==> wip/lagoon: inputs <==
==> flow/design.v (excerpt) <==
module mapper #(
    parameter DIM4_WIDTH = 8,  
    parameter DIM3_WIDTH = 8, 
    parameter DIM2_WIDTH = 8,  
    parameter DIM1_WIDTH = 8,
    parameter IDX4_WIDTH = 8,  
    parameter IDX3_WIDTH = 8, 
    parameter IDX2_WIDTH = 8,  
    parameter IDX1_WIDTH = 8,
    parameter ROW_MAJOR = 1,   
    parameter ADDR_WIDTH = 32 
)( 
    input  logic                        clk,            
    input  logic                        rst,            
    input  logic [DIM4_WIDTH - 1:0]     dim4, 
    input  logic [DIM3_WIDTH - 1:0]     dim3, 
    input  logic [DIM2_WIDTH - 1:0]     dim2,
    input  logic [DIM1_WIDTH - 1:0]     dim1,
    input  logic [IDX4_WIDTH - 1:0]     idx4,
    input  logic [IDX3_WIDTH - 1:0]     idx3, 
    input  logic [IDX2_WIDTH - 1:0]     idx2,
    input  logic [IDX1_WIDTH - 1:0]     idx1,
    input  logic [ADDR_WIDTH - 1:0]     base_addr,
    output logic [ADDR_WIDTH - 1:0]     addr
);
make LEC_CHECK=0 ABC_AREA=0 CAP_MARGIN=20 CORE_MARGIN=2 CORE_UTILIZATION=40 CTS_CLUSTER_DIAMETER=80 CTS_CLUSTER_SIZE=11 MAX_ROUTING_LAYER=met4 PLACE_DENSITY=0.83 SLEW_MARGIN=20 finish   # period 12.0 ns
run.sh (not shown) runs the stock make flow with config.mk's settings and CLKGATE_MAP_FILE=.
==> inputs of wip/delta, as changes to wip/lagoon <==
ABC_AREA = unset   (was 0)
CAP_MARGIN = 25   (was 20)
CELL_PAD_IN_SITES_GLOBAL_PLACEMENT = 2   (was unset)
CORE_ASPECT_RATIO = 1.75   (was unset)
CORE_MARGIN = 7   (was 2)
CTS_CLUSTER_DIAMETER = unset   (was 80)
CTS_CLUSTER_SIZE = 54   (was 11)
GPL_ROUTABILITY_DRIVEN = 0   (was unset)
GPL_TIMING_DRIVEN = 0   (was unset)
PLACE_DENSITY = unset   (was 0.83)
PLACE_DENSITY_LB_ADDON = 0.23   (was unset)
TNS_END_PERCENT = 15   (was unset)
==> inputs of wip/indigo, as changes to wip/lagoon <==
ABC_AREA = unset   (was 0)
CORE_UTILIZATION = 58   (was 40)
CTS_CLUSTER_DIAMETER = unset   (was 80)
CTS_CLUSTER_SIZE = unset   (was 11)
MAX_ROUTING_LAYER = unset   (was met4)
PLACE_DENSITY = unset   (was 0.83)
==> flow/constraint.sdc (replaced) <==
create_clock -name core_clock -period 6.22 [get_ports {clk}]
set_input_delay 1.2440 -clock core_clock [delete_from_list [all_inputs] [get_ports {clk}]]
set_output_delay 1.2440 -clock core_clock [all_outputs]
set_load 0.01 [all_outputs]
==> inputs of wip/ember, as changes to wip/lagoon <==
ABC_AREA = unset   (was 0)
CTS_CLUSTER_DIAMETER = unset   (was 80)
CTS_CLUSTER_SIZE = unset   (was 11)
MAX_ROUTING_LAYER = unset   (was met4)
PLACE_DENSITY = unset   (was 0.83)
SETUP_SLACK_MARGIN = 2.61   (was unset)
==> flow/constraint.sdc (replaced) <==
create_clock -name core_clock -period 11.2 [get_ports {clk}]
set_input_delay 2.2400 -clock core_clock [delete_from_list [all_inputs] [get_ports {clk}]]
set_output_delay 2.2400 -clock core_clock [all_outputs]
set_load 0.01 [all_outputs]
==> notes <==
wip/lagoon completed without violations. wip/indigo finished but fails on setup timing. wip/delta produced a clean layout. wip/ember produced a clean layout.
Between wip/lagoon and wip/delta, the lower final cell count is in wip/lagoon (gap about 2%, measured against wip/delta).
Setup slack: wip/lagoon is higher than wip/indigo (3200 ps).
Die size is the same in wip/ember and wip/lagoon.
The lowest worst hold slack belongs to wip/indigo, the highest to wip/ember.
==> figures <==
Run status: wip/indigo failed layout checks; wip/lagoon timing/DRC/antenna clean; wip/delta timing/DRC/antenna clean; wip/ember timing/DRC/antenna clean
Reasons for failing layout checks: wip/indigo setup timing; wip/lagoon -; wip/delta -; wip/ember -
Global router's overall resource usage: wip/indigo 27.81%; wip/lagoon 18.70%; wip/delta 21.03%; wip/ember 18.78%
Slew margin rel.: wip/indigo 54.39%; wip/lagoon 37.03%; wip/delta 40.10%; wip/ember 28.36%
Final setup violating endpoints: wip/indigo 17; wip/lagoon 0; wip/delta 0; wip/ember 0
Amount of wire on met2 after detailed routing: wip/indigo 30720 um; wip/lagoon 29190 um; wip/delta 41570 um; wip/ember 29670 um
Share of the final layout cell area in multi-input gates: wip/indigo 68.55%; wip/lagoon 71.35%; wip/delta 70.81%; wip/ember 70.76%
Worst Max-Slew Pin Slew: wip/indigo 684.2 ps; wip/lagoon 941.6 ps; wip/delta 892.2 ps; wip/ember 1071 ps
Destination of the critical timing path: wip/indigo dim3_dim2_dim1[23]; wip/lagoon dim3_dim2_dim1[23]; wip/delta dim3_dim2_dim1[23]; wip/ember dim3_dim2_dim1[19]
Routing usage on met3: wip/indigo 3.466%; wip/lagoon 2.428%; wip/delta 2.169%; wip/ember 2.341%
Met1 GRT Util: wip/indigo 36.56%; wip/lagoon 23.45%; wip/delta 20.95%; wip/ember 25.00%
Area of the placeable core: wip/indigo 45190 um2; wip/lagoon 65510 um2; wip/delta 65320 um2; wip/ember 65510 um2
